==> flow/design.v <==
module stream_fifo #(
    parameter DATA_WIDTH = 32,
    parameter FIFO_LEN = 16
) (
    input logic ACLK,
    input logic ARESETn,
    input logic [DATA_WIDTH-1:0] data_i,
    input logic valid_i,
    output logic ready_o,
    output logic [DATA_WIDTH-1:0]  data_o,
    output logic valid_o,
    input logic ready_i
);
    localparam ADDR_WIDTH = $clog2(FIFO_LEN);
    logic [DATA_WIDTH-1:0] fifo_mem [FIFO_LEN];
    logic [ADDR_WIDTH-1:0] read_ptr, read_ptr_reg;
    logic [ADDR_WIDTH-1:0] write_ptr;
    logic [ADDR_WIDTH:0] count;
    assign data_o = fifo_mem[read_ptr];
    assign valid_o = (count > 0);
    assign ready_o = !(count == FIFO_LEN);
    always_ff @(posedge ACLK or negedge ARESETn) begin
        if (!ARESETn) begin
            read_ptr <= 0;
            write_ptr <= 0;
            count <= 0;
        end
        else begin
            if (valid_i && ready_o) begin
                write_ptr <= (write_ptr == (FIFO_LEN - 1)) ? 0 : write_ptr + 1;
            end
            if (valid_o && ready_i) begin
                read_ptr <= (read_ptr == (FIFO_LEN - 1)) ? 0 : read_ptr + 1;
            end
            if (valid_i && ready_o && !(valid_o && ready_i)) begin
                count <= count + 1;
            end
            else if (!(valid_i && ready_o) && (valid_o && ready_i)) begin
                count <= count - 1;
            end
        end
    end
    always @(posedge ACLK) begin
        if (valid_i && ready_o) begin
            fifo_mem[write_ptr] <= data_i;
        end
    end
endmodule
module algorithm_selector_XY #(
    parameter MAX_ROUTERS_X = 4,
    parameter MAX_ROUTERS_X_WIDTH
    = $clog2(MAX_ROUTERS_X),
    parameter MAX_ROUTERS_Y = 4,
    parameter MAX_ROUTERS_Y_WIDTH
    = $clog2(MAX_ROUTERS_Y),
    parameter ROUTER_X = 0,
    parameter ROUTER_Y = 0,
    parameter CHANNEL_NUMBER = 5
) (
    input  logic [MAX_ROUTERS_X_WIDTH-1:0] target_x_i,
    input  logic [MAX_ROUTERS_Y_WIDTH-1:0] target_y_i,
    output logic [CHANNEL_NUMBER-1:0]      selector_o
);
    assign selector_o[0] = ((target_x_i == ROUTER_X) && (target_y_i == ROUTER_Y));
    assign selector_o[1] = (target_y_i < ROUTER_Y);
    assign selector_o[2] = (target_x_i > ROUTER_X);
    assign selector_o[3] = (target_y_i > ROUTER_Y);
    assign selector_o[4] = (target_x_i < ROUTER_X);
endmodule
module arbiter #(
    parameter AXIS_DATA_WIDTH = 40,
    parameter ID_WIDTH = 4,
    parameter CHANNEL_NUMBER = 5,
    parameter CHANNEL_NUMBER_WIDTH
    = $clog2(CHANNEL_NUMBER),
    parameter MAX_ROUTERS_X = 4,
    parameter MAX_ROUTERS_X_WIDTH
    = $clog2(MAX_ROUTERS_X),
    parameter MAX_ROUTERS_Y = 4,
    parameter MAX_ROUTERS_Y_WIDTH
    = $clog2(MAX_ROUTERS_Y),
    parameter FLIT_WIDTH = AXIS_DATA_WIDTH + 2*(AXIS_DATA_WIDTH/8) + 1 + ID_WIDTH
) (
    input clk_i, rst_n_i,
    input  logic [CHANNEL_NUMBER*FLIT_WIDTH-1:0] in_data_i,
    input  logic [CHANNEL_NUMBER-1:0]            in_valid_i,
    output logic [CHANNEL_NUMBER-1:0]            in_ready_o,
    output logic [FLIT_WIDTH-1:0]                out_data_o,
    output logic                                 out_valid_o,
    input  logic                                 out_ready_i,
    output logic [CHANNEL_NUMBER_WIDTH-1:0] current_grant_o,
    output logic [MAX_ROUTERS_X_WIDTH-1:0] target_x_o,
    output logic [MAX_ROUTERS_Y_WIDTH-1:0] target_y_o
);
    localparam [ID_WIDTH-1:0] ROUTING_HEADER = '0;
    logic [MAX_ROUTERS_X_WIDTH-1:0] target_x_reg [CHANNEL_NUMBER];
    logic [MAX_ROUTERS_Y_WIDTH-1:0] target_y_reg [CHANNEL_NUMBER];
    logic [CHANNEL_NUMBER_WIDTH-1:0] next_grant;
    logic [CHANNEL_NUMBER_WIDTH-1:0] increment;
    logic [CHANNEL_NUMBER-1:0] valid_i;
    logic [CHANNEL_NUMBER*2 - 1:0] shifted_valid_i;
    logic [7:0] packages_left [CHANNEL_NUMBER];
    logic [ID_WIDTH-1:0] out_tid;
    logic [AXIS_DATA_WIDTH-1:0] out_tdata;
    logic out_is_header;
    assign out_tid   = out_data_o[ID_WIDTH-1:0];
    assign out_tdata = out_data_o[FLIT_WIDTH-1 -: AXIS_DATA_WIDTH];
    assign out_is_header = out_valid_o && (out_tid == ROUTING_HEADER);
    assign target_x_o = out_is_header ?
                        out_tdata[
                            MAX_ROUTERS_X_WIDTH+MAX_ROUTERS_Y_WIDTH-1:
                            MAX_ROUTERS_X_WIDTH
                        ] : target_x_reg[current_grant_o];
    assign target_y_o = out_is_header ?
                        out_tdata[
                            MAX_ROUTERS_X_WIDTH-1:0
                        ] : target_y_reg[current_grant_o];
    assign valid_i = in_valid_i;
    assign shifted_valid_i = {valid_i, valid_i} >> current_grant_o;
    always_ff @(posedge clk_i or negedge rst_n_i) begin
        if (!rst_n_i) begin
            current_grant_o <= '0;
            for (int i = 0; i < CHANNEL_NUMBER; i++) begin
                packages_left[i] <= '0;
                target_x_reg[i]  <= '0;
                target_y_reg[i]  <= '0;
            end
        end
        else begin
            if (out_is_header) begin
                packages_left[current_grant_o] <= out_tdata[
                    (MAX_ROUTERS_X_WIDTH+MAX_ROUTERS_Y_WIDTH) * 2
                    +8-1:
                    (MAX_ROUTERS_X_WIDTH+MAX_ROUTERS_Y_WIDTH) * 2
                ];
                target_y_reg[current_grant_o] <= out_tdata[
                    MAX_ROUTERS_X_WIDTH-1:0
                ];
                target_x_reg[current_grant_o] <= out_tdata[
                    MAX_ROUTERS_X_WIDTH+MAX_ROUTERS_Y_WIDTH-1:
                    MAX_ROUTERS_X_WIDTH
                ];
            end
            else begin
                packages_left[current_grant_o] <= packages_left[current_grant_o] - {7'd0, (in_ready_o[current_grant_o] & out_valid_o)};
            end
            if (!in_ready_o[current_grant_o] || !out_valid_o || (packages_left[current_grant_o] == 1 && out_valid_o && in_ready_o[current_grant_o])) begin
                current_grant_o <= next_grant;
            end
        end
    end
    always_comb begin
        next_grant = current_grant_o;
        increment = 0;
        for (int i = CHANNEL_NUMBER-1; i > 0; i--) begin
            if (shifted_valid_i[i]) begin
                increment = i;
            end
        end
        next_grant = ({29'd0, next_grant} + {29'd0, increment}) >= CHANNEL_NUMBER ?
        (next_grant + increment - CHANNEL_NUMBER):
        (next_grant + increment);
    end
    always_comb begin
        in_ready_o = '0;
        out_data_o  = in_data_i[current_grant_o*FLIT_WIDTH +: FLIT_WIDTH];
        out_valid_o = in_valid_i[current_grant_o];
        in_ready_o[current_grant_o] = out_ready_i;
    end
endmodule
module algorithm #(
    parameter AXIS_DATA_WIDTH = 40,
    parameter ID_WIDTH = 4,
    parameter CHANNEL_NUMBER = 5,
    parameter CHANNEL_NUMBER_WIDTH
    = $clog2(CHANNEL_NUMBER),
    parameter MAX_ROUTERS_X = 4,
    parameter MAX_ROUTERS_X_WIDTH
    = $clog2(MAX_ROUTERS_X),
    parameter MAX_ROUTERS_Y = 4,
    parameter MAX_ROUTERS_Y_WIDTH
    = $clog2(MAX_ROUTERS_Y),
    parameter ROUTER_X = 0,
    parameter ROUTER_Y = 0,
    parameter FLIT_WIDTH = AXIS_DATA_WIDTH + 2*(AXIS_DATA_WIDTH/8) + 1 + ID_WIDTH
) (
    input clk_i, rst_n_i,
    input  logic [FLIT_WIDTH-1:0]                in_data_i,
    input  logic                                 in_valid_i,
    output logic                                 in_ready_o,
    output logic [CHANNEL_NUMBER*FLIT_WIDTH-1:0] out_data_o,
    output logic [CHANNEL_NUMBER-1:0]            out_valid_o,
    input  logic [CHANNEL_NUMBER-1:0]            out_ready_i,
    input logic [MAX_ROUTERS_X_WIDTH-1:0] target_x_i,
    input logic [MAX_ROUTERS_Y_WIDTH-1:0] target_y_i
);
    localparam [ID_WIDTH-1:0] ROUTING_HEADER = '0;
    logic [CHANNEL_NUMBER_WIDTH-1:0] ctrl;
    logic [CHANNEL_NUMBER-1:0] selector;
    logic [CHANNEL_NUMBER-1:0] busy;
    logic [CHANNEL_NUMBER-1:0] busy_next;
    logic in_is_header;
    logic in_tlast;
    logic pass;
    assign in_is_header = (in_data_i[ID_WIDTH-1:0] == ROUTING_HEADER);
    assign in_tlast     = in_data_i[ID_WIDTH];
    algorithm_selector_XY #(
       .MAX_ROUTERS_X(MAX_ROUTERS_X),
       .MAX_ROUTERS_Y(MAX_ROUTERS_Y),
       .ROUTER_X(ROUTER_X),
       .ROUTER_Y(ROUTER_Y),
       .CHANNEL_NUMBER(CHANNEL_NUMBER)
    ) algorithm_selector (
        .target_x_i(target_x_i),
        .target_y_i(target_y_i),
        .selector_o(selector)
    );
    always_comb begin
        ctrl = '0;
        for (int i = 0; i < CHANNEL_NUMBER; i++) begin
            if(selector[CHANNEL_NUMBER - 1 - i]) begin
                ctrl = CHANNEL_NUMBER - 1 - i;
            end
        end
    end
    assign pass = !in_is_header || !busy[ctrl];
    always_comb begin
        out_data_o  = '0;
        out_valid_o = '0;
        in_ready_o  = pass ? out_ready_i[ctrl] : 1'b0;
        out_data_o[ctrl*FLIT_WIDTH +: FLIT_WIDTH] = pass ? in_data_i : '0;
        out_valid_o[ctrl] = pass ? in_valid_i : 1'b0;
    end
    always_ff @(posedge clk_i or negedge rst_n_i) begin
        if(!rst_n_i) begin
            busy <= '0;
        end else begin
            busy <= busy_next;
        end
    end
    always_comb begin
        busy_next = busy;
        if (in_valid_i && in_is_header) begin
            busy_next[ctrl] = out_ready_i[ctrl] ? 1'b1 : busy[ctrl];
        end
        else if (in_valid_i) begin
            if (in_tlast && out_ready_i[ctrl]) begin
                busy_next[ctrl] = 1'b0;
            end
        end
    end
endmodule
module router #(
    parameter AXIS_DATA_WIDTH = 40,
    parameter ID_WIDTH = 4,
    parameter CHANNEL_NUMBER = 5,
    parameter BUFFER_LENGTH = 8,
    parameter MAX_ROUTERS_X = 4,
    parameter MAX_ROUTERS_X_WIDTH
    = $clog2(MAX_ROUTERS_X),
    parameter MAX_ROUTERS_Y = 4,
    parameter MAX_ROUTERS_Y_WIDTH
    = $clog2(MAX_ROUTERS_Y),
    parameter ROUTER_X = 1,
    parameter ROUTER_Y = 2,
    parameter STRB_WIDTH = AXIS_DATA_WIDTH/8
)(
    input  clk_i, rst_n_i,
    input  logic [CHANNEL_NUMBER*AXIS_DATA_WIDTH-1:0] in_tdata_i,
    input  logic [CHANNEL_NUMBER*STRB_WIDTH-1:0]      in_tstrb_i,
    input  logic [CHANNEL_NUMBER*STRB_WIDTH-1:0]      in_tkeep_i,
    input  logic [CHANNEL_NUMBER-1:0]                 in_tlast_i,
    input  logic [CHANNEL_NUMBER*ID_WIDTH-1:0]        in_tid_i,
    input  logic [CHANNEL_NUMBER-1:0]                 in_tvalid_i,
    output logic [CHANNEL_NUMBER-1:0]                 in_tready_o,
    output logic [CHANNEL_NUMBER*AXIS_DATA_WIDTH-1:0] out_tdata_o,
    output logic [CHANNEL_NUMBER*STRB_WIDTH-1:0]      out_tstrb_o,
    output logic [CHANNEL_NUMBER*STRB_WIDTH-1:0]      out_tkeep_o,
    output logic [CHANNEL_NUMBER-1:0]                 out_tlast_o,
    output logic [CHANNEL_NUMBER*ID_WIDTH-1:0]        out_tid_o,
    output logic [CHANNEL_NUMBER-1:0]                 out_tvalid_o,
    input  logic [CHANNEL_NUMBER-1:0]                 out_tready_i
);
    localparam FLIT_WIDTH = AXIS_DATA_WIDTH + 2*STRB_WIDTH + 1 + ID_WIDTH;
    logic [CHANNEL_NUMBER*FLIT_WIDTH-1:0] in_flit;
    logic [CHANNEL_NUMBER*FLIT_WIDTH-1:0] queue_o_data;
    logic [CHANNEL_NUMBER-1:0]            queue_o_valid;
    logic [CHANNEL_NUMBER-1:0]            queue_o_ready;
    logic [FLIT_WIDTH-1:0] arbiter_o_data;
    logic                  arbiter_o_valid;
    logic                  arbiter_o_ready;
    logic [CHANNEL_NUMBER*FLIT_WIDTH-1:0] out_flit;
    logic [MAX_ROUTERS_X_WIDTH-1:0] target_x;
    logic [MAX_ROUTERS_Y_WIDTH-1:0] target_y;
    generate
        genvar i;
        for (i = 0; i < CHANNEL_NUMBER; i++) begin : gen_fifos
            assign in_flit[i*FLIT_WIDTH +: FLIT_WIDTH] = {
                in_tdata_i[i*AXIS_DATA_WIDTH +: AXIS_DATA_WIDTH],
                in_tstrb_i[i*STRB_WIDTH +: STRB_WIDTH],
                in_tkeep_i[i*STRB_WIDTH +: STRB_WIDTH],
                in_tlast_i[i],
                in_tid_i[i*ID_WIDTH +: ID_WIDTH]
            };
            assign {
                out_tdata_o[i*AXIS_DATA_WIDTH +: AXIS_DATA_WIDTH],
                out_tstrb_o[i*STRB_WIDTH +: STRB_WIDTH],
                out_tkeep_o[i*STRB_WIDTH +: STRB_WIDTH],
                out_tlast_o[i],
                out_tid_o[i*ID_WIDTH +: ID_WIDTH]
            } = out_flit[i*FLIT_WIDTH +: FLIT_WIDTH];
            stream_fifo #(
                .DATA_WIDTH(FLIT_WIDTH),
                .FIFO_LEN(BUFFER_LENGTH)
            ) q (
                .ACLK(clk_i),
                .ARESETn(rst_n_i),
                .data_i(in_flit[i*FLIT_WIDTH +: FLIT_WIDTH]),
                .valid_i(in_tvalid_i[i]),
                .ready_o(in_tready_o[i]),
                .data_o(queue_o_data[i*FLIT_WIDTH +: FLIT_WIDTH]),
                .valid_o(queue_o_valid[i]),
                .ready_i(queue_o_ready[i])
            );
        end
    endgenerate
    arbiter #(
        .AXIS_DATA_WIDTH(AXIS_DATA_WIDTH),
        .ID_WIDTH(ID_WIDTH),
        .CHANNEL_NUMBER(CHANNEL_NUMBER),
        .MAX_ROUTERS_X(MAX_ROUTERS_X),
        .MAX_ROUTERS_Y(MAX_ROUTERS_Y)
    ) arb (
        .clk_i(clk_i), .rst_n_i(rst_n_i),
        .in_data_i(queue_o_data),
        .in_valid_i(queue_o_valid),
        .in_ready_o(queue_o_ready),
        .out_data_o(arbiter_o_data),
        .out_valid_o(arbiter_o_valid),
        .out_ready_i(arbiter_o_ready),
        .current_grant_o(),
        .target_x_o(target_x),
        .target_y_o(target_y)
    );
    algorithm #(
        .AXIS_DATA_WIDTH(AXIS_DATA_WIDTH),
        .ID_WIDTH(ID_WIDTH),
        .CHANNEL_NUMBER(CHANNEL_NUMBER),
        .MAX_ROUTERS_X(MAX_ROUTERS_X),
        .MAX_ROUTERS_Y(MAX_ROUTERS_Y),
        .ROUTER_X(ROUTER_X),
        .ROUTER_Y(ROUTER_Y)
    ) alg (
        .clk_i(clk_i), .rst_n_i(rst_n_i),
        .in_data_i(arbiter_o_data),
        .in_valid_i(arbiter_o_valid),
        .in_ready_o(arbiter_o_ready),
        .out_data_o(out_flit),
        .out_valid_o(out_tvalid_o),
        .out_ready_i(out_tready_i),
        .target_x_i(target_x),
        .target_y_i(target_y)
    );
endmodule
==> flow/run.sh <==
#!/bin/bash
# the make line also repeats each setting of config.mk as NAME=value (left out here)
make -C /OpenROAD-flow-scripts/flow DESIGN_CONFIG=/design/flow/config.mk WORK_HOME=/design/flow/orfs CLKGATE_MAP_FILE= finish
==> flow/config.mk <==
export PLATFORM = sky130hd
export DESIGN_NAME = router
export DESIGN_NICKNAME = router
export VERILOG_FILES = /design/flow/design.v
export SDC_FILE = /design/flow/constraint.sdc
export NUM_CORES = 4
export LEC_CHECK = 0
export ABC_AREA = 1
export CAP_MARGIN = 40
export CORE_ASPECT_RATIO = 1.26
export CORE_MARGIN = 2
export CORE_UTILIZATION = 72
export CTS_CLUSTER_DIAMETER = 394
export CTS_CLUSTER_SIZE = 10
export HOLD_SLACK_MARGIN = 0.29
export MAX_ROUTING_LAYER = met4
export PLACE_DENSITY = 0.6
export SETUP_SLACK_MARGIN = 1.13
export SLEW_MARGIN = 20
export TNS_END_PERCENT = 5
==> flow/constraint.sdc <==
create_clock -name core_clock -period 4.11 [get_ports {clk_i}]
set_input_delay 0.8220 -clock core_clock [delete_from_list [all_inputs] [get_ports {clk_i}]]
set_output_delay 0.8220 -clock core_clock [all_outputs]
set_load 0.01 [all_outputs]
==> results.py, run 1 <==
# Auto-generated metrics
metrics = {
    "run_status": {
        "outcome": "stopped before the end",
        "stop_stage": "5_2_route",
        "stop_error": "[ERROR DRT-0255] Maze Route cannot find path of net in_tdata_i[164] in worker of routeBox ( 289800 289800 ) ( 327210 338100 ).",
    },
    "synthesis": {
        "gate_count_after_technology_mapping": 7563,
        "top_logic_kind": "AND-OR/OR-AND gates",
        "adder_share_pct": 0.800,
        "synthesis.nets": 7907,
        "synth_top_area_share_pct": 69.7,
        "top_reg_cell_synth": "sky130_fd_sc_hd__edfxtp_1",
        "yosys_stat_chip_area_mm2": 0.0948,
        "synthesis.area_mm2": 0.0948,
        "postSynthRegisterBits": 2318,
        "synthMostInstantiatedCell": "sky130_fd_sc_hd__edfxtp_1",
        "proportion_of_synthesized_area_in_mux_cells_pct": 0.0106,
        "yosysWarnings": 6,
        "synth.top_cells.by_area": "sky130_fd_sc_hd__edfxtp_1 (70%), sky130_fd_sc_hd__nand2_1 (5.3%), sky130_fd_sc_hd__nor2_1 (3.8%)",
        "common_cells": "sky130_fd_sc_hd__edfxtp_1 (2200), sky130_fd_sc_hd__nand2_1 (1337), sky130_fd_sc_hd__nor2_1 (957), sky130_fd_sc_hd__o21ai_0 (585), sky130_fd_sc_hd__a21oi_1 (533)",
        "share_of_the_synthesized_netlist_area_taken_by_xor_and_xnor_gates_pct": 0.213,
        "ys_seq_share_pct": 72.8,
        "yosys-stat-cells": 7563,
        "post_synth_and_or_nand_nor_area_fraction_pct": 10.9,
        "ys_async_sr_fraction_pct": 5.09,
        "aoi_share_pct": 12.3,
        "synth-edff-count": 2200,
        "synth_cell_types": 53,
        "synthDominantAreaCellType": "sky130_fd_sc_hd__edfxtp_1",
        "synth_area_per_cell_um2": 12.5,
    },
    "die": {
        "rows": 149,
        "top_level_ports": 572,
        "core-area_mm2": 0.131,
        "die_size_mm2": 0.135,
        "die.size.y_um": 411,
        "fp.dieW_um": 327,
        "initial_utilization_pct": 72.5,
    },
    "placement": {
        "portBuffers": 571,
        "detailed_place_hpwl_um": 192000,
        "placedCellCount": 10064,
        "placed_cell_area_mm2": 0.109,
        "gp_routability_congestion": 1.01,
    },
    "global_routing": {
        "grt.total_usage_pct": 50.7,
        "grt_overflow_total": 0,
        "antenna_found_initial": 82,
        "global_route_wire_length_before_repair_um": 476000,
        "grt_start_max_net_pins": 169,
        "first_global_vias": 73079,
    },
    "clock_network": {
        "cts_made_buffers": 281,
        "tritoncts_num_sinks": 2318,
        "clock_path_buffers": 4,
        "cts-root-buf": "sky130_fd_sc_hd__clkbuf_16",
        "ctsHtreeMaxLevel": 5,
    },
    "final_timing": {
        "crit_endpoint_post_grt_repair": "out_tid_o[3]",
        "worst_path_end_type": "output port",
    },
}
## routing by layer
metal	track usage, %
met1	57.9
met2	75.0
met3	14.9
met4	40.6
met5	-
## repair_timing
action                                  4_1_cts  5_1_grt
hold endpoints to repair                     77        0
endpoints found under the setup margin      521      714
gates resized                              1092      631
gates cloned                                 21        2
setup buffers                               104       15
pin swaps                                   111      134
hold buffers                                  1        0
## per-stage QoR
step | power [W] | setup slack (ns) | hold slack, ns
after detailed placement | 0.0904 | -1.34 | 0.473
after global routing | 0.129 | -1.77 | 0.381
after global placement | 0.0886 | -1.28 | 0.466
after CTS | 0.119 | -1.42 | 0.486
after floorplan | 0.0629 | -0.543 | 0.448
==> run 2: changes to the inputs <==
ABC_AREA = 0   (was 1)
CAP_MARGIN = 20   (was 40)
CELL_PAD_IN_SITES_GLOBAL_PLACEMENT = 2   (was not set)
CORE_ASPECT_RATIO = 1.35   (was 1.26)
CORE_UTILIZATION = 25   (was 72)
CTS_CLUSTER_DIAMETER = 157   (was 394)
CTS_CLUSTER_SIZE = not set   (was 10)
GPL_TIMING_DRIVEN = 0   (was not set)
HOLD_SLACK_MARGIN = 0.09   (was 0.29)
MAX_ROUTING_LAYER = not set   (was met4)
MIN_ROUTING_LAYER = met2   (was not set)
PLACE_DENSITY = not set   (was 0.6)
PLACE_DENSITY_LB_ADDON = 0.17   (was not set)
SETUP_SLACK_MARGIN = not set   (was 1.13)
SLEW_MARGIN = 15   (was 20)
TNS_END_PERCENT = 15   (was 5)
clock period = 7.5 ns   (was 4.11 ns; I/O delays follow)
==> run 2 against run 1 <==
Against the previous run: the layout now fails its checks (setup timing); global-route usage down 23 points; area after synthesis fell by 2.4%; synthesized cell count shrank 39%; die size went up to 2.8 times the previous value.
==> results.py, run 2 <==
# Generated from Yosys and OpenROAD reports
metrics = {
    "clock_network": {
        "ctsHtreeMaxLevel": 4,
        "clkLatencyLatePin_ns": 0.95,
        "path_clk_slew_ns": 0.07,
        "cts_made_buffers": 237,
        "tritoncts_num_sinks": 2318,
        "clock_path_buffers": 4,
        "cts-root-buf": "sky130_fd_sc_hd__clkbuf_16",
        "hold_buffers": 0,
        "tritoncts": "done",
    },
    "setup_path": {
        "critPathLaunchType": "register",
        "cp.required_ns": 6.00,
        "ff2ff_path_depth": 20,
        "critical_path.slowest_cell": "sky130_fd_sc_hd__nor4_1",
        "crit_buf_inv": 5,
        "arrival_ns": 6.03,
        "regToRegSetupSlack_ns": 1.20,
        "timing.critical_path.max_delay_family": "simple AND/OR/NAND/NOR gates",
        "critical_path.reg2reg.endpoint": "gen_fifos[1].q.count[3]",
        "critical-path-max-stage-delay_ns": 1.05,
        "setup.worst_path.start": "gen_fifos[2].q.count[0]",
        "worstPathCellList": "nor4_1, a22oi_1, o211ai_1, nor2_1, a21oi_1, nor4_4, nor2_4, nor2_4, buf_4, ha_4, inv_1, or3_4, buf_8, buf_8, nor2_1, clkdlybuf4s50_1",
        "worstSetupEndpoint": "out_tdata_o[195]",
        "worst-setup-path-type": "register to primary output",
        "maximum_fanout_along_the_worst_path": 14,
        "regToRegStartpoint": "gen_fifos[2].q.count[0]",
        "timing.critical_path.to_type": "primary output",
        "crit_cells": 16,
    },
    "final_timing": {
        "grt_setup_unrepaired": "true",
        "final-setup-viol-count": 1,
        "report.final.slew_viol_count": 0,
        "number_of_hold_violations_in_the_final_report": 0,
        "maxSlewHeadroom_pct": 17.5,
        "finalWorstPathRequiredPeriod_ns": 7.53,
        "max_slew.worst_pin.slew_ns": 1.23,
        "final.period_utilization_pct": 100,
        "max_freq_ghz": 0.133,
        "fin_setup_tns_ns": -0.0334,
        "timing.hold.ws_ns": 0.488,
        "postLayoutSetupSlackWorst_ns": -0.0334,
        "finClkSkew_ns": 0.0796,
    },
    "power": {
        "power.clock.total_w": 0.0118,
        "switching_portion_of_total_power_pct": 42.1,
        "ir_drop_mv": 0.849,
        "power_leader": "combinational cells",
        "share_seq_of_total_power_pct": 30.1,
        "power.density_cell_area_mw_per_mm2": 476,
        "seq_power_w": 0.0169,
        "power.combinational.fraction_pct": 48.9,
        "clockPowerShare_pct": 21.0,
        "comb_power_w": 0.0275,
        "power_w": 0.0562,
        "p_sw_w": 0.0236,
        "p_leak_nw": 38.9,
        "p_int_w": 0.0326,
    },
    "route": {
        "post_drt_via_cell_ratio": 5.88,
        "number_of_drc_markers_in_iteration_0": 10388,
        "dr_total_vias": 64464,
        "routed_wirelength_um": 352000,
        "wl_per_cell_um": 32.1,
        "final_antenna_net_count": 0,
        "first_pass_iters": 6,
        "route.detailed.drc": 0,
    },
    "global_routing": {
        "grt.total_usage_pct": 27.7,
        "first_global_vias": 75396,
        "grt_overflow_total": 0,
        "antenna_found_initial": 0,
        "grt_start_max_net_pins": 81,
        "global_route_wire_length_before_repair_um": 472000,
    },
    "run_status": {
        "outcome": "failed layout checks",
        "checkFailReasons": "setup timing",
    },
    "die": {
        "fp.dieW_um": 527,
        "top_level_ports": 572,
        "core-area_mm2": 0.368,
        "initial_utilization_pct": 25.1,
        "die_size_mm2": 0.375,
        "rows": 259,
        "die.size.y_um": 711,
    },
    "synthesis": {
        "synthesis.area_mm2": 0.0925,
        "post_synth_and_or_nand_nor_area_fraction_pct": 3.39,
        "yosysWarnings": 6,
        "synth_cell_types": 77,
        "adder_share_pct": 0.820,
        "synthDominantAreaCellType": "sky130_fd_sc_hd__edfxtp_1",
        "share_of_the_synthesized_netlist_area_taken_by_xor_and_xnor_gates_pct": 0.275,
        "ys_async_sr_fraction_pct": 5.09,
        "common_cells": "sky130_fd_sc_hd__edfxtp_1 (2200), sky130_fd_sc_hd__mux4_2 (563), sky130_fd_sc_hd__nor2_1 (345), sky130_fd_sc_hd__mux2i_1 (311), sky130_fd_sc_hd__nand2_1 (162)",
        "synthesis.nets": 4925,
        "gate_count_after_technology_mapping": 4581,
        "synthMostInstantiatedCell": "sky130_fd_sc_hd__edfxtp_1",
        "synth.top_cells.by_area": "sky130_fd_sc_hd__edfxtp_1 (71%), sky130_fd_sc_hd__mux4_2 (14%), sky130_fd_sc_hd__mux2i_1 (3.4%)",
        "top_logic_kind": "multiplexers",
        "synth_top_area_share_pct": 71.4,
        "top_reg_cell_synth": "sky130_fd_sc_hd__edfxtp_1",
        "postSynthRegisterBits": 2318,
        "aoi_share_pct": 1.89,
        "yosys-stat-cells": 4581,
        "synth_area_per_cell_um2": 20.2,
        "synth-edff-count": 2200,
        "yosys_stat_chip_area_mm2": 0.0925,
        "ys_seq_share_pct": 74.6,
        "proportion_of_synthesized_area_in_mux_cells_pct": 17.7,
    },
    "placement": {
        "detailed_place_hpwl_um": 263000,
        "placedCellCount": 10304,
        "gp_routability_congestion": 0.888,
        "post-place-ws_ns": -2.37,
        "portBuffers": 571,
    },
    "final_layout": {
        "layout.nets": 6084,
        "fin_cells": 10961,
        "multiInputGateArea_mm2": 0.0238,
        "area_delta_synth_final_pct": 27.6,
        "fillers": 35529,
        "flop_area_mm2": 0.0690,
    },
    "flow_run": {
        "max-cap-violations": 0,
        "warnings": 36,
    },
    "worst_hold_path": {
        "worst_hold_startpoint": "arb.target_y_reg[2][1]",
        "holdCritPathClass": "register to register",
        "min_to": "arb.target_y_reg[2][1]",
        "worstHoldPathCells": 2,
    },
}
## run 2: area by class of cell
cell class                 instances  share of cell area [%]
sequential                      2318                    58.5
multi-input combinational       1974                    20.2
timing repair buffer             924                    8.05
clock buffer                     304                    5.33
tap                             4828                    5.12
buffer                           244                    1.37
clock inverter                   121                   0.916
antenna                          207                   0.439
inverter                          41                   0.139
## run 2: per-stage QoR
step	utilization [%]	area (um^2)
floorplan	-	92500
global placement	28.3	104000
detailed placement	29.3	108000
CTS	31.7	117000
global route	31.9	118000
finish	32.0	118000
## run 2: timing repair
item / in CTS / in global routing
setup buffers: 13 / 7
setup endpoints to repair: 320 / 278
pin swaps: 20 / 13
resized: 400 / 187
## run 2: per-layer routing
layer | share of wire (%) | wire (um) | vias to the layer above | GRT usage (%)
met1 | 0 | 0 | 22046 | -
li1 | - | - | 21126 | -
met2 | 54 | 190000 | 19989 | 35.4
met5 | 0.44 | 1560 | - | 7.83
met3 | 40 | 141000 | 1285 | 34.5
met4 | 5.6 | 19800 | 18 | 3.64
==> run 3: changes to the inputs <==
ABC_AREA = not set   (was 0)
CELL_PAD_IN_SITES_GLOBAL_PLACEMENT = not set   (was 2)
CORE_ASPECT_RATIO = 0.5   (was 1.35)
CORE_UTILIZATION = 72   (was 25)
CTS_CLUSTER_DIAMETER = 357   (was 157)
CTS_CLUSTER_SIZE = 41   (was not set)
GPL_TIMING_DRIVEN = not set   (was 0)
HOLD_SLACK_MARGIN = not set   (was 0.09)
MIN_ROUTING_LAYER = not set   (was met2)
PLACE_DENSITY_LB_ADDON = 0.0   (was 0.17)
SETUP_SLACK_MARGIN = 1.19   (was not set)
SLEW_MARGIN = 20   (was 15)
clock period = 4.11 ns   (was 7.5 ns; I/O delays follow)
==> run 3 against run 2 <==
Against the previous run: the run now fails in 4_1_cts; die size down 65%; synthesized cell count stayed put; area after synthesis unchanged.
==> results.py, run 3 <==
# Auto-generated metrics
metrics = {
    "synthesis": {
        "post_synth_and_or_nand_nor_area_fraction_pct": 3.39,
        "synthesis.area_mm2": 0.0925,
        "gate_count_after_technology_mapping": 4581,
        "aoi_share_pct": 1.89,
        "top_logic_kind": "multiplexers",
        "synth_top_area_share_pct": 71.4,
        "share_of_the_synthesized_netlist_area_taken_by_xor_and_xnor_gates_pct": 0.275,
        "ys_seq_share_pct": 74.6,
        "synth_cell_types": 77,
        "adder_share_pct": 0.820,
        "top_reg_cell_synth": "sky130_fd_sc_hd__edfxtp_1",
        "proportion_of_synthesized_area_in_mux_cells_pct": 17.7,
        "yosysWarnings": 6,
        "synth.top_cells.by_area": "sky130_fd_sc_hd__edfxtp_1 (71%), sky130_fd_sc_hd__mux4_2 (14%), sky130_fd_sc_hd__mux2i_1 (3.4%)",
        "synthesis.nets": 4925,
        "yosys-stat-cells": 4581,
        "yosys_stat_chip_area_mm2": 0.0925,
        "synth_area_per_cell_um2": 20.2,
        "synth-edff-count": 2200,
        "common_cells": "sky130_fd_sc_hd__edfxtp_1 (2200), sky130_fd_sc_hd__mux4_2 (563), sky130_fd_sc_hd__nor2_1 (345), sky130_fd_sc_hd__mux2i_1 (311), sky130_fd_sc_hd__nand2_1 (162)",
        "ys_async_sr_fraction_pct": 5.09,
        "synthMostInstantiatedCell": "sky130_fd_sc_hd__edfxtp_1",
        "postSynthRegisterBits": 2318,
        "synthDominantAreaCellType": "sky130_fd_sc_hd__edfxtp_1",
    },
    "die": {
        "initial_utilization_pct": 73.0,
        "fp.dieW_um": 511,
        "core-area_mm2": 0.127,
        "die_size_mm2": 0.132,
        "top_level_ports": 572,
        "rows": 92,
        "die.size.y_um": 257,
    },
    "run_status": {
        "outcome": "stopped before the end",
        "stop_error": "[ERROR DPL-0033] detailed placement checks failed during check placement.",
        "stop_stage": "4_1_cts",
    },
    "placement": {
        "portBuffers": 571,
        "gp_routability_congestion": 0.928,
        "detailed_place_hpwl_um": 166000,
        "placedCellCount": 7132,
        "placed_cell_area_mm2": 0.105,
    },
}
[run 3: stage by stage]
stage                     setup slack (ns)  hold WS, ns  TNS (ns)  power (W)
after global placement               -1.79        0.462   -542.79     0.0725
after detailed placement             -1.87        0.471   -572.68     0.0741
after floorplan                     -0.479        0.449    -96.53     0.0521
==> run 4: changes to the inputs <==
CAP_MARGIN = 0   (was 20)
CELL_PAD_IN_SITES_DETAIL_PLACEMENT = 2   (was not set)
CELL_PAD_IN_SITES_GLOBAL_PLACEMENT = 2   (was not set)
CORE_ASPECT_RATIO = 0.9   (was 0.5)
CORE_MARGIN = 8   (was 2)
CORE_UTILIZATION = 26   (was 72)
CTS_CLUSTER_DIAMETER = 400   (was 357)
CTS_CLUSTER_SIZE = not set   (was 41)
GPL_ROUTABILITY_DRIVEN = 0   (was not set)
GPL_TIMING_DRIVEN = 0   (was not set)
HOLD_SLACK_MARGIN = 0.05   (was not set)
MAX_ROUTING_LAYER = met5   (was not set)
MIN_ROUTING_LAYER = met1   (was not set)
PLACE_DENSITY_LB_ADDON = 0.27   (was 0.0)
SETUP_SLACK_MARGIN = not set   (was 1.19)
TNS_END_PERCENT = 35   (was 15)
clock period = 8.04 ns   (was 4.11 ns; I/O delays follow)
==> run 4 against run 3 <==
Against the previous run: the run now finishes clean; die size increased to 2.9 times the previous value; synthesized cell count unchanged; area after synthesis unchanged.
==> results.py, run 4 <==
# Generated from Yosys and OpenROAD reports
metrics = {
    "setup_path": {
        "critical-path-max-stage-delay_ns": 0.90,
        "critPathLaunchType": "register",
        "critical_path.slowest_cell": "sky130_fd_sc_hd__a21oi_1",
        "regToRegSetupSlack_ns": 1.79,
        "timing.critical_path.max_delay_family": "buffers and inverters",
        "maximum_fanout_along_the_worst_path": 10,
        "ff2ff_path_depth": 26,
        "cp.required_ns": 6.43,
        "worst-setup-path-type": "register to primary output",
        "worstPathCellList": "buf_4, buf_8, buf_8, clkdlybuf4s15_1, mux4_2, mux2i_1, a21oi_1, a21oi_1, o22ai_1, nand2_1, nor2_1, clkdlybuf4s50_1",
        "regToRegStartpoint": "arb.current_grant_o[0]",
        "worstSetupEndpoint": "out_tdata_o[134]",
        "timing.critical_path.to_type": "primary output",
        "critical_path.reg2reg.endpoint": "gen_fifos[3].q.count[3]",
        "setup.worst_path.start": "gen_fifos[3].q.read_ptr[0]",
        "crit_buf_inv": 5,
        "arrival_ns": 6.25,
        "crit_cells": 12,
    },
    "global_routing": {
        "grt.total_usage_pct": 17.6,
        "grt_start_max_net_pins": 72,
        "global_route_wire_length_before_repair_um": 462000,
        "first_global_vias": 53903,
        "grt_overflow_total": 0,
        "antenna_found_initial": 163,
    },
    "flow_run": {
        "max-cap-violations": 0,
        "warnings": 36,
    },
    "final_layout": {
        "final_core_util_pct": 32.8,
        "fillers": 35218,
        "layout.nets": 6057,
        "area_delta_synth_final_pct": 25.4,
    },
    "route": {
        "post_drt_via_cell_ratio": 4.73,
        "first_pass_iters": 5,
        "number_of_drc_markers_in_iteration_0": 4092,
        "final_antenna_net_count": 0,
        "routed_wirelength_um": 339000,
        "wl_per_cell_um": 31.9,
        "dr_total_vias": 50312,
        "route.detailed.drc": 0,
    },
    "clock_network": {
        "cts-root-buf": "sky130_fd_sc_hd__clkbuf_16",
        "tritoncts": "done",
        "tritoncts_num_sinks": 2318,
        "path_clk_slew_ns": 0.06,
        "clkLatencyLatePin_ns": 0.94,
        "cts_made_buffers": 245,
        "clock_path_buffers": 4,
        "hold_buffers": 0,
        "ctsHtreeMaxLevel": 4,
    },
    "placement": {
        "detailed_place_hpwl_um": 261000,
        "portBuffers": 571,
        "post-place-ws_ns": -1.96,
    },
    "final_timing": {
        "finalWorstPathRequiredPeriod_ns": 7.86,
        "number_of_hold_violations_in_the_final_report": 0,
        "grt_setup_unrepaired": "true",
        "final-setup-viol-count": 0,
        "report.final.slew_viol_count": 0,
        "final.period_utilization_pct": 97.8,
        "maxSlewHeadroom_pct": 22.4,
        "max_freq_ghz": 0.127,
        "postLayoutSetupSlackWorst_ns": 0.177,
        "finClkSkew_ns": 0.124,
        "timing.hold.ws_ns": 0.491,
        "max_slew.worst_pin.slew_ns": 1.16,
    },
    "synthesis": {
        "synthDominantAreaCellType": "sky130_fd_sc_hd__edfxtp_1",
        "postSynthRegisterBits": 2318,
        "yosysWarnings": 6,
        "proportion_of_synthesized_area_in_mux_cells_pct": 17.7,
        "yosys-stat-cells": 4581,
        "synthesis.area_mm2": 0.0925,
        "common_cells": "sky130_fd_sc_hd__edfxtp_1 (2200), sky130_fd_sc_hd__mux4_2 (563), sky130_fd_sc_hd__nor2_1 (345), sky130_fd_sc_hd__mux2i_1 (311), sky130_fd_sc_hd__nand2_1 (162)",
        "synth_cell_types": 77,
        "synth_top_area_share_pct": 71.4,
        "ys_async_sr_fraction_pct": 5.09,
        "top_logic_kind": "multiplexers",
        "synth.top_cells.by_area": "sky130_fd_sc_hd__edfxtp_1 (71%), sky130_fd_sc_hd__mux4_2 (14%), sky130_fd_sc_hd__mux2i_1 (3.4%)",
        "post_synth_and_or_nand_nor_area_fraction_pct": 3.39,
        "adder_share_pct": 0.820,
        "top_reg_cell_synth": "sky130_fd_sc_hd__edfxtp_1",
        "yosys_stat_chip_area_mm2": 0.0925,
        "synthMostInstantiatedCell": "sky130_fd_sc_hd__edfxtp_1",
        "gate_count_after_technology_mapping": 4581,
        "synthesis.nets": 4925,
        "share_of_the_synthesized_netlist_area_taken_by_xor_and_xnor_gates_pct": 0.275,
        "synth-edff-count": 2200,
        "aoi_share_pct": 1.89,
        "synth_area_per_cell_um2": 20.2,
        "ys_seq_share_pct": 74.6,
    },
    "power": {
        "seq_power_w": 0.0159,
        "comb_power_w": 0.0229,
        "p_sw_w": 0.0199,
        "p_leak_nw": 37.5,
        "clockPowerShare_pct": 21.7,
        "share_seq_of_total_power_pct": 32.0,
        "p_int_w": 0.0297,
        "power.clock.total_w": 0.0108,
        "switching_portion_of_total_power_pct": 40.1,
        "power_w": 0.0495,
        "ir_drop_mv": 0.423,
        "power_leader": "combinational cells",
        "power.combinational.fraction_pct": 46.3,
        "power.density_cell_area_mw_per_mm2": 427,
    },
    "die": {
        "top_level_ports": 572,
        "fp.dieW_um": 645,
        "die.size.y_um": 582,
        "die_size_mm2": 0.375,
        "core-area_mm2": 0.354,
        "rows": 207,
        "initial_utilization_pct": 26.1,
    },
    "worst_hold_path": {
        "min_to": "arb.target_y_reg[4][1]",
        "worst_hold_startpoint": "arb.target_y_reg[4][1]",
        "worstHoldPathCells": 2,
        "holdCritPathClass": "register to register",
    },
    "run_status": {
        "outcome": "no timing/DRC/antenna violations",
    },
}
[run 4: final cells by class]
type | count | area [um^2] | area share (%)
clock inverters | 139 | 1000 | 0.866
clock buffers | 299 | 6410 | 5.52
multi-input cells | 1974 | 23000 | 19.9
inverters | 41 | 160 | 0.138
well taps | 4702 | 5880 | 5.07
flip-flops and latches | 2318 | 69000 | 59.5
diodes | 31 | 77.6 | 0.0669
repair buffers | 888 | 9030 | 7.78
plain buffers | 245 | 1400 | 1.20
[run 4: metal layers]
metal / global-route usage (%) / up-vias / routed length, um
met5: 0 / - / 344
met2: 31.3 / 1413 / 173000
li1: - / 21041 / -
met3: 3.39 / 553 / 17900
met4: 4.31 / 56 / 9950
met1: 22.0 / 27249 / 138000
[run 4: metrics by stage]
stage               std cells  TNS (ns)  area, um^2
finish                  10637         0      116000
global route            10614    -0.131      116000
CTS                     10605    -0.134      116000
detailed placement      10162   -376.95      108000
global placement         9854  -6859.63      104000
floorplan                4581         0       92500
[run 4: what timing repair did]
item / CTS / global route
gates resized: 211 / 42
buffers inserted: 7 / 2
cloned: 0 / 0
setup endpoints to repair: 295 / 198
pin swaps: 8 / 4
==> run 5: changes to the inputs <==
CAP_MARGIN = 5   (was 0)
CELL_PAD_IN_SITES_DETAIL_PLACEMENT = not set   (was 2)
CELL_PAD_IN_SITES_GLOBAL_PLACEMENT = not set   (was 2)
CORE_ASPECT_RATIO = 1.71   (was 0.9)
CORE_MARGIN = 2   (was 8)
CORE_UTILIZATION = 66   (was 26)
CTS_CLUSTER_DIAMETER = not set   (was 400)
GPL_ROUTABILITY_DRIVEN = not set   (was 0)
GPL_TIMING_DRIVEN = not set   (was 0)
HOLD_SLACK_MARGIN = not set   (was 0.05)
MAX_ROUTING_LAYER = not set   (was met5)
MIN_ROUTING_LAYER = not set   (was met1)
PLACE_DENSITY = 0.6   (was not set)
PLACE_DENSITY_LB_ADDON = not set   (was 0.27)
TNS_END_PERCENT = not set   (was 35)
clock period = 4.78 ns   (was 8.04 ns; I/O delays follow)
==> run 5 against run 4 <==
Against the previous run: now fails the layout checks on setup timing; combinational power increased by 84%; via count is 1.6% higher; synthesized cell count is the same; non-clock buffer count is 85 higher; global-route usage increased by 19 points; cell count fell by 27%; critical path depth rose by 4; area after synthesis unchanged; final area is 2.6% lower; wire length down 22%; sequential share of layout area is 1.6 points higher; largest power group unchanged.
==> results.py, run 5 <==
# Generated from Yosys and OpenROAD reports
metrics = {
    "power": {
        "power.combinational.fraction_pct": 49.7,
        "power_leader": "combinational cells",
        "p_leak_nw": 38.5,
        "share_seq_of_total_power_pct": 31.6,
        "p_int_w": 0.0524,
        "comb_power_w": 0.0421,
        "seq_power_w": 0.0268,
        "power.density_cell_area_mw_per_mm2": 749,
        "clockPowerShare_pct": 18.6,
        "power_w": 0.0846,
        "switching_portion_of_total_power_pct": 38.1,
        "p_sw_w": 0.0323,
        "ir_drop_mv": 1.12,
        "power.clock.total_w": 0.0157,
    },
    "route": {
        "route.detailed.drc": 0,
        "wl_per_cell_um": 34.1,
        "final_antenna_net_count": 0,
        "first_pass_iters": 7,
        "routed_wirelength_um": 264000,
        "number_of_drc_markers_in_iteration_0": 5810,
        "post_drt_via_cell_ratio": 6.60,
        "dr_total_vias": 51135,
    },
    "global_routing": {
        "grt.total_usage_pct": 36.1,
        "grt_start_max_net_pins": 91,
        "global_route_wire_length_before_repair_um": 363000,
        "antenna_found_initial": 61,
        "first_global_vias": 50717,
        "grt_overflow_total": 0,
    },
    "placement": {
        "gp_routability_congestion": 0.947,
        "portBuffers": 571,
        "placedCellCount": 7248,
        "post-place-ws_ns": -1.05,
        "detailed_place_hpwl_um": 167000,
    },
    "setup_path": {
        "crit_buf_inv": 7,
        "worstPathCellList": "buf_4, nor2_1, nand2_2, buf_4, buf_4, nor2_1, or2_2, buf_4, a221oi_1, o22a_1, o21ai_4, buf_12, buf_12, nand2_4, nor2_1, clkdlybuf4s50_1",
        "regToRegStartpoint": "arb.current_grant_o[1]",
        "critPathMostFrequentCell": "sky130_fd_sc_hd__buf_4",
        "setup.worst_path.start": "arb.current_grant_o[1]",
        "arrival_ns": 5.45,
        "critical-path-max-stage-delay_ns": 0.68,
        "critical_path.reg2reg.endpoint": "gen_fifos[2].q.count[3]",
        "timing.critical_path.max_delay_family": "buffers and inverters",
        "worstSetupEndpoint": "out_tstrb_o[9]",
        "maximum_fanout_along_the_worst_path": 8,
        "critical_path.slowest_cell": "sky130_fd_sc_hd__clkdlybuf4s50_1",
        "regToRegSetupSlack_ns": -0.68,
        "cp.required_ns": 3.82,
        "worst-setup-path-type": "register to primary output",
        "critPathLaunchType": "register",
        "timing.critical_path.to_type": "primary output",
        "crit_cells": 16,
        "ff2ff_path_depth": 26,
    },
    "synthesis": {
        "top_logic_kind": "multiplexers",
        "synth_area_per_cell_um2": 20.2,
        "synthesis.nets": 4925,
        "post_synth_and_or_nand_nor_area_fraction_pct": 3.39,
        "yosys_stat_chip_area_mm2": 0.0925,
        "adder_share_pct": 0.820,
        "yosys-stat-cells": 4581,
        "synth-edff-count": 2200,
        "top_reg_cell_synth": "sky130_fd_sc_hd__edfxtp_1",
        "proportion_of_synthesized_area_in_mux_cells_pct": 17.7,
        "common_cells": "sky130_fd_sc_hd__edfxtp_1 (2200), sky130_fd_sc_hd__mux4_2 (563), sky130_fd_sc_hd__nor2_1 (345), sky130_fd_sc_hd__mux2i_1 (311), sky130_fd_sc_hd__nand2_1 (162)",
        "gate_count_after_technology_mapping": 4581,
        "postSynthRegisterBits": 2318,
        "ys_seq_share_pct": 74.6,
        "synthesis.area_mm2": 0.0925,
        "synth_cell_types": 77,
        "aoi_share_pct": 1.89,
        "synth.top_cells.by_area": "sky130_fd_sc_hd__edfxtp_1 (71%), sky130_fd_sc_hd__mux4_2 (14%), sky130_fd_sc_hd__mux2i_1 (3.4%)",
        "synthMostInstantiatedCell": "sky130_fd_sc_hd__edfxtp_1",
        "share_of_the_synthesized_netlist_area_taken_by_xor_and_xnor_gates_pct": 0.275,
        "synth_top_area_share_pct": 71.4,
        "synthDominantAreaCellType": "sky130_fd_sc_hd__edfxtp_1",
        "yosysWarnings": 6,
        "ys_async_sr_fraction_pct": 5.09,
    },
    "run_status": {
        "checkFailReasons": "setup timing",
        "outcome": "failed layout checks",
    },
    "die": {
        "initial_utilization_pct": 66.5,
        "rows": 179,
        "die_size_mm2": 0.143,
        "top_level_ports": 572,
        "core-area_mm2": 0.139,
        "fp.dieW_um": 290,
        "die.size.y_um": 494,
    },
    "final_timing": {
        "max_freq_ghz": 0.156,
        "report.final.slew_viol_count": 0,
        "postLayoutSetupSlackWorst_ns": -1.63,
        "maxSlewHeadroom_pct": 26.5,
        "number_of_hold_violations_in_the_final_report": 0,
        "grt_setup_unrepaired": "true",
        "finalWorstPathRequiredPeriod_ns": 6.41,
        "max_slew.worst_pin.slew_ns": 1.09,
        "fin_setup_tns_ns": -305.26,
        "finClkSkew_ns": 0.0548,
        "final.period_utilization_pct": 134,
        "final-setup-viol-count": 333,
    },
    "final_layout": {
        "layout.nets": 6087,
        "area_delta_synth_final_pct": 22.2,
        "fin_cells": 7752,
    },
    "clock_network": {
        "clkLatencyLatePin_ns": 0.84,
        "clock_path_buffers": 3,
        "tritoncts_num_sinks": 2318,
        "hold_buffers": 0,
        "tritoncts": "done",
        "cts_made_buffers": 190,
        "ctsHtreeMaxLevel": 4,
        "path_clk_slew_ns": 0.07,
        "cts-root-buf": "sky130_fd_sc_hd__clkbuf_16",
    },
    "worst_hold_path": {
        "holdCritPathClass": "primary input to async pin",
    },
    "flow_run": {
        "max-cap-violations": 0,
        "warnings": 40,
    },
}
## run 5: per-stage QoR
step	hold WS, ns	area [um^2]	util (%)
6_report	0.101	113000	81.3
3_5_place_dp	0.474	105000	75.5
2_1_floorplan	0.449	92700	-
5_1_grt	0.0973	113000	81.2
3_3_place_gp	0.460	105000	75.5
4_1_cts	0.0770	112000	80.2
## run 5: layer usage
| layer | GRT usage (%) | vias to the layer above | wire length, um |
|---|---|---|---|
| met3 | 8.47 | 764 | 24900 |
| met2 | 61.0 | 2857 | 132000 |
| li1 | - | 21032 | - |
| met5 | 0 | - | 351 |
| met4 | 23.0 | 56 | 23000 |
| met1 | 42.1 | 26426 | 84000 |
## run 5: layout make-up
type | count | area, um^2
Fill cell | 6961 | 26000
Clock buffer | 234 | 5000
Clock inverter | 120 | 1260
Antenna cell | 37 | 92.6
Timing Repair Buffer | 1218 | 11600
Inverter | 41 | 154
Sequential cell | 2318 | 69100
Multi-Input combinational cell | 1974 | 23600
Tap cell | 1810 | 2260
## run 5: repair_timing
| item | in CTS | in global routing |
|---|---|---|
| gates resized | 453 | 580 |
| pin swaps | 37 | 24 |
| setup buffers | 33 | 68 |
| cloned | 6 | 13 |
| endpoints found under the setup margin | 331 | 335 |
==> run 6: changes to the inputs <==
CAP_MARGIN = 20   (was 5)
CORE_ASPECT_RATIO = not set   (was 1.71)
CORE_UTILIZATION = 65   (was 66)
PLACE_DENSITY = not set   (was 0.6)
SETUP_SLACK_MARGIN = 0.93   (was not set)
clock period = 5.0 ns   (was 4.78 ns; I/O delays follow)
==> run 6 against run 5 <==
Against the previous run: sequential power is 4% lower; clock skew shrank 0.032 ns; still fails the layout checks on setup timing; clock-buffer cell count increased by 54; flip-flop count is the same; worst hold slack improved by 0.063 ns.
==> results.py, run 6 <==
# Generated from Yosys and OpenROAD reports
metrics = {
    "synthesis": {
        "synthesis.area_mm2": 0.0925,
        "synth_top_area_share_pct": 71.4,
        "yosysWarnings": 6,
        "synth-edff-count": 2200,
        "synthDominantAreaCellType": "sky130_fd_sc_hd__edfxtp_1",
        "post_synth_and_or_nand_nor_area_fraction_pct": 3.39,
        "yosys-stat-cells": 4581,
        "top_logic_kind": "multiplexers",
        "top_reg_cell_synth": "sky130_fd_sc_hd__edfxtp_1",
        "proportion_of_synthesized_area_in_mux_cells_pct": 17.7,
        "synthMostInstantiatedCell": "sky130_fd_sc_hd__edfxtp_1",
        "yosys_stat_chip_area_mm2": 0.0925,
        "share_of_the_synthesized_netlist_area_taken_by_xor_and_xnor_gates_pct": 0.275,
        "synth.top_cells.by_area": "sky130_fd_sc_hd__edfxtp_1 (71%), sky130_fd_sc_hd__mux4_2 (14%), sky130_fd_sc_hd__mux2i_1 (3.4%)",
        "ys_seq_share_pct": 74.6,
        "adder_share_pct": 0.820,
        "synth_cell_types": 77,
        "ys_async_sr_fraction_pct": 5.09,
        "postSynthRegisterBits": 2318,
        "synthesis.nets": 4925,
        "gate_count_after_technology_mapping": 4581,
        "common_cells": "sky130_fd_sc_hd__edfxtp_1 (2200), sky130_fd_sc_hd__mux4_2 (563), sky130_fd_sc_hd__nor2_1 (345), sky130_fd_sc_hd__mux2i_1 (311), sky130_fd_sc_hd__nand2_1 (162)",
        "synth_area_per_cell_um2": 20.2,
        "aoi_share_pct": 1.89,
    },
    "power": {
        "p_leak_nw": 39.7,
        "power_leader": "combinational cells",
        "p_int_w": 0.0540,
        "power.clock.total_w": 0.0163,
        "seq_power_w": 0.0256,
        "switching_portion_of_total_power_pct": 37.3,
        "power.combinational.fraction_pct": 51.5,
        "power.density_cell_area_mw_per_mm2": 740,
        "p_sw_w": 0.0322,
        "share_seq_of_total_power_pct": 29.7,
        "clockPowerShare_pct": 18.8,
        "ir_drop_mv": 1.29,
        "comb_power_w": 0.0444,
    },
    "clock_network": {
        "path_clk_slew_ns": 0.06,
        "clkLatencyLatePin_ns": 0.85,
        "cts_made_buffers": 218,
        "cts-root-buf": "sky130_fd_sc_hd__clkbuf_16",
        "ctsHtreeMaxLevel": 4,
        "tritoncts_num_sinks": 2318,
        "tritoncts": "done",
        "clock_path_buffers": 3,
        "hold_buffers": 0,
    },
    "final_timing": {
        "max_slew.worst_pin.slew_ns": 1.09,
        "grt_setup_unrepaired": "true",
        "number_of_hold_violations_in_the_final_report": 0,
        "fin_setup_tns_ns": -274.81,
        "timing.hold.ws_ns": 0.163,
        "max_freq_ghz": 0.164,
        "final.period_utilization_pct": 122,
        "finClkSkew_ns": 0.0230,
        "final-setup-viol-count": 319,
        "report.final.slew_viol_count": 0,
        "maxSlewHeadroom_pct": 27.3,
        "finalWorstPathRequiredPeriod_ns": 6.11,
        "postLayoutSetupSlackWorst_ns": -1.11,
    },
    "setup_path": {
        "critical-path-max-stage-delay_ns": 0.51,
        "cp.required_ns": 4.00,
        "worstSetupEndpoint": "out_tdata_o[104]",
        "regToRegSetupSlack_ns": -0.36,
        "timing.critical_path.max_delay_family": "buffers and inverters",
        "critical_path.reg2reg.endpoint": "gen_fifos[4].q.count[3]",
        "worstPathCellList": "buf_6, buf_6, mux4_2, nor2_4, nor3_4, nor4_4, buf_4, nand3_4, buf_4, nor3_4, buf_6, mux2i_4, o21a_1, o21ai_4, buf_12, buf_12, buf_16, buf_12, buf_6, nand2_8, buf_4, nor2_4, buf_6",
        "crit_buf_inv": 12,
        "timing.critical_path.to_type": "primary output",
        "critical_path.slowest_cell": "sky130_fd_sc_hd__dfrtp_4",
        "ff2ff_path_depth": 29,
        "maximum_fanout_along_the_worst_path": 7,
        "regToRegStartpoint": "gen_fifos[0].q.read_ptr[0]",
        "worst-setup-path-type": "register to primary output",
        "critPathMostFrequentCell": "sky130_fd_sc_hd__buf_6",
        "critPathLaunchType": "register",
        "arrival_ns": 5.11,
        "crit_cells": 23,
        "setup.worst_path.start": "gen_fifos[0].q.read_ptr[0]",
    },
    "placement": {
        "portBuffers": 571,
        "placedCellCount": 7274,
        "gp_routability_congestion": 0.926,
        "detailed_place_hpwl_um": 156000,
    },
    "route": {
        "post_drt_via_cell_ratio": 6.52,
        "route.detailed.drc": 0,
        "dr_total_vias": 51722,
        "first_pass_iters": 8,
        "number_of_drc_markers_in_iteration_0": 6524,
        "routed_wirelength_um": 261000,
        "wl_per_cell_um": 33.0,
        "final_antenna_net_count": 0,
    },
    "global_routing": {
        "grt_overflow_total": 0,
        "grt_start_max_net_pins": 119,
        "first_global_vias": 50664,
        "global_route_wire_length_before_repair_um": 363000,
        "grt.total_usage_pct": 35.3,
        "antenna_found_initial": 53,
    },
    "die": {
        "core-area_mm2": 0.141,
        "die.size.y_um": 381,
        "fp.dieW_um": 381,
        "top_level_ports": 572,
        "die_size_mm2": 0.145,
        "rows": 138,
        "initial_utilization_pct": 65.4,
    },
    "flow_run": {
        "warnings": 42,
        "max-cap-violations": 0,
    },
    "final_layout": {
        "layout.nets": 6164,
        "area_delta_synth_final_pct": 26.0,
        "fin_cells": 7930,
    },
    "run_status": {
        "outcome": "failed layout checks",
        "checkFailReasons": "setup timing",
    },
    "worst_hold_path": {
        "holdCritPathClass": "primary input to async pin",
    },
}
[run 6: final cells by class]
type | instances | area [um^2]
well taps | 1890 | 2360
flip-flops and latches | 2318 | 69100
repair buffers | 1266 | 13000
clock buffers | 288 | 5840
inverters | 41 | 160
clock inverters | 121 | 1170
multi-input cells | 1975 | 24800
fillers | 6514 | 24900
diodes | 31 | 77.6
[run 6: timing repair]
action                                  4_1_cts  5_1_grt
setup buffers                               125       69
endpoints found under the setup margin      363      363
gates resized                              1201      552
pin swaps                                    50       85
cloned                                       12       10
[run 6: layer usage]
layer | GRT usage [%] | vias up | wire, um
met5 | 0 | - | 268
met4 | 16.2 | 44 | 15500
met3 | 8.29 | 606 | 25200
met2 | 57.5 | 2951 | 130000
met1 | 45.8 | 26876 | 90200
li1 | - | 21245 | -
[run 6: through the flow]
stage	worst slack, ns	area (um^2)	utilization (%)	total power [W]
global placement	-0.916	105000	74.5	0.0612
CTS	-1.20	115000	81.0	0.0811
global route	-1.24	116000	82.4	0.0888
floorplan	-0.542	93400	-	0.0433
finish	-1.11	117000	82.4	0.0863
detailed placement	-0.827	105000	74.5	0.0617
==> run 7: changes to the inputs <==
CAP_MARGIN = 5   (was 20)
CORE_ASPECT_RATIO = 0.82   (was not set)
CORE_UTILIZATION = 70   (was 65)
CTS_CLUSTER_SIZE = 41   (was not set)
PLACE_DENSITY_LB_ADDON = 0.0   (was not set)
SETUP_SLACK_MARGIN = 1.21   (was 0.93)
clock period = 4.11 ns   (was 5.0 ns; I/O delays follow)
==> run 7 against run 6 <==
Against the previous run: still fails the layout checks on setup timing; die size fell by 7.1%; register-to-register slack got worse by 1.4 ns; area after synthesis did not move; synthesized cell count did not move; clock skew rose by 0.022 ns; clock power rose by 22%; global-route usage rose by 11 points; sequential share of layout area rose by 0.99 points; critical path type unchanged; largest power group unchanged.
==> results.py, run 7 <==
# Generated from Yosys and OpenROAD reports
metrics = {
    "run_status": {
        "outcome": "failed layout checks",
        "checkFailReasons": "setup timing",
    },
    "setup_path": {
        "crit_cells": 19,
        "critical_path.reg2reg.endpoint": "gen_fifos[2].q.count[3]",
        "maximum_fanout_along_the_worst_path": 19,
        "worstSetupEndpoint": "out_tkeep_o[10]",
        "timing.critical_path.to_type": "primary output",
        "critical_path.slowest_cell": "sky130_fd_sc_hd__dfrtp_4",
        "regToRegStartpoint": "arb.current_grant_o[2]",
        "regToRegSetupSlack_ns": -1.73,
        "critical-path-max-stage-delay_ns": 0.48,
        "crit_buf_inv": 9,
        "arrival_ns": 5.25,
        "worst-setup-path-type": "register to primary output",
        "cp.required_ns": 3.29,
        "ff2ff_path_depth": 27,
        "timing.critical_path.max_delay_family": "buffers and inverters",
        "worstPathCellList": "buf_4, mux4_2, mux2i_1, o22a_2, and3_2, buf_4, a31oi_4, nor2_2, nor2_4, buf_6, ha_4, buf_6, or3_4, buf_12, buf_8, buf_16, buf_4, nor2_1, buf_2",
        "setup.worst_path.start": "gen_fifos[4].q.read_ptr[1]",
        "critPathLaunchType": "register",
        "critPathMostFrequentCell": "sky130_fd_sc_hd__buf_4",
    },
    "clock_network": {
        "tritoncts_num_sinks": 2318,
        "hold_buffers": 0,
        "clkLatencyLatePin_ns": 0.87,
        "clock_path_buffers": 3,
        "cts-root-buf": "sky130_fd_sc_hd__clkbuf_16",
        "ctsHtreeMaxLevel": 4,
        "tritoncts": "done",
        "path_clk_slew_ns": 0.06,
        "cts_made_buffers": 206,
    },
    "final_timing": {
        "max_freq_ghz": 0.165,
        "max_slew.worst_pin.slew_ns": 0.914,
        "report.final.slew_viol_count": 0,
        "final.period_utilization_pct": 148,
        "final-setup-viol-count": 363,
        "postLayoutSetupSlackWorst_ns": -1.96,
        "grt_setup_unrepaired": "true",
        "timing.hold.ws_ns": 0.0226,
        "finalWorstPathRequiredPeriod_ns": 6.07,
        "maxSlewHeadroom_pct": 38.9,
        "finClkSkew_ns": 0.0452,
        "number_of_hold_violations_in_the_final_report": 0,
    },
    "global_routing": {
        "global_route_wire_length_before_repair_um": 431000,
        "first_global_vias": 55967,
        "grt.total_usage_pct": 46.6,
        "grt_overflow_total": 0,
        "grt_start_max_net_pins": 95,
        "antenna_found_initial": 85,
    },
    "power": {
        "p_sw_w": 0.0411,
        "power.density_cell_area_mw_per_mm2": 900,
        "clockPowerShare_pct": 19.3,
        "power_leader": "combinational cells",
        "switching_portion_of_total_power_pct": 39.9,
        "seq_power_w": 0.0319,
        "p_int_w": 0.0620,
        "power.clock.total_w": 0.0199,
        "comb_power_w": 0.0514,
        "power.combinational.fraction_pct": 49.8,
        "ir_drop_mv": 1.62,
        "share_seq_of_total_power_pct": 30.9,
        "p_leak_nw": 39.4,
    },
    "synthesis": {
        "ys_seq_share_pct": 74.6,
        "share_of_the_synthesized_netlist_area_taken_by_xor_and_xnor_gates_pct": 0.275,
        "synth_top_area_share_pct": 71.4,
        "gate_count_after_technology_mapping": 4581,
        "common_cells": "sky130_fd_sc_hd__edfxtp_1 (2200), sky130_fd_sc_hd__mux4_2 (563), sky130_fd_sc_hd__nor2_1 (345), sky130_fd_sc_hd__mux2i_1 (311), sky130_fd_sc_hd__nand2_1 (162)",
        "synthMostInstantiatedCell": "sky130_fd_sc_hd__edfxtp_1",
        "ys_async_sr_fraction_pct": 5.09,
        "synth.top_cells.by_area": "sky130_fd_sc_hd__edfxtp_1 (71%), sky130_fd_sc_hd__mux4_2 (14%), sky130_fd_sc_hd__mux2i_1 (3.4%)",
        "yosys_stat_chip_area_mm2": 0.0925,
        "synth_cell_types": 77,
        "synthesis.area_mm2": 0.0925,
        "aoi_share_pct": 1.89,
        "yosys-stat-cells": 4581,
        "synth-edff-count": 2200,
        "synthesis.nets": 4925,
        "proportion_of_synthesized_area_in_mux_cells_pct": 17.7,
        "top_reg_cell_synth": "sky130_fd_sc_hd__edfxtp_1",
        "adder_share_pct": 0.820,
        "top_logic_kind": "multiplexers",
        "post_synth_and_or_nand_nor_area_fraction_pct": 3.39,
        "synth_area_per_cell_um2": 20.2,
        "postSynthRegisterBits": 2318,
        "yosysWarnings": 6,
        "synthDominantAreaCellType": "sky130_fd_sc_hd__edfxtp_1",
    },
    "final_layout": {
        "fin_cells": 7811,
        "final_core_util_pct": 87.6,
        "area_delta_synth_final_pct": 23.9,
        "final_cell_area_mm2": 0.115,
        "layout.nets": 6144,
    },
    "route": {
        "final_antenna_net_count": 0,
        "wl_per_cell_um": 42.3,
        "number_of_drc_markers_in_iteration_0": 10864,
        "dr_total_vias": 58143,
        "first_pass_iters": 8,
        "routed_wirelength_um": 330000,
        "route.detailed.drc": 0,
        "post_drt_via_cell_ratio": 7.44,
    },
    "die": {
        "initial_utilization_pct": 70.7,
        "top_level_ports": 572,
        "core-area_mm2": 0.131,
        "die_size_mm2": 0.135,
        "rows": 120,
        "die.size.y_um": 333,
        "fp.dieW_um": 405,
    },
    "placement": {
        "detailed_place_hpwl_um": 158000,
        "portBuffers": 571,
        "placedCellCount": 7211,
        "placed_cell_area_mm2": 0.106,
        "gp_routability_congestion": 0.902,
    },
    "flow_run": {
        "warnings": 40,
        "max-cap-violations": 0,
    },
    "worst_hold_path": {
        "holdCritPathClass": "primary input to async pin",
    },
}
## run 7: stage by stage
step / power (W) / setup TNS, ns / setup WS [ns]
finish: 0.103 / -542.28 / -1.96
global route: 0.105 / -590.17 / -2.05
CTS: 0.0988 / -503.81 / -1.81
detailed placement: 0.0737 / -386.79 / -1.37
global placement: 0.0727 / -370.03 / -1.31
floorplan: 0.0524 / -97.08 / -0.479
## run 7: final cells by class
type / count / area (um^2)
Sequential cell: 2318 / 69100
Clock inverter: 118 / 1020
Inverter: 41 / 159
Multi-Input combinational cell: 1975 / 23900
Tap cell: 1769 / 2210
Fill cell: 4777 / 16200
Timing Repair Buffer: 1258 / 12500
Antenna cell: 67 / 168
Clock buffer: 265 / 5560
## run 7: repair_timing
| action | in CTS | in global routing |
|---|---|---|
| gates resized | 1060 | 267 |
| pin swaps | 96 | 11 |
| hold endpoints to repair | 0 | 0 |
| cloned | 25 | 2 |
| endpoints found under the setup margin | 388 | 433 |
| buffers inserted | 96 | 27 |
## run 7: layer usage
| metal | GRT usage (%) | wire length, um | up-vias |
|---|---|---|---|
| li1 | - | - | 21244 |
| met1 | 56.9 | 93200 | 28544 |
| met2 | 73.2 | 154000 | 6623 |
| met3 | 12.1 | 46400 | 1694 |
| met4 | 34.0 | 35700 | 38 |
| met5 | 0 | 313 | - |
Power is estimated from default activity; no workload was simulated.
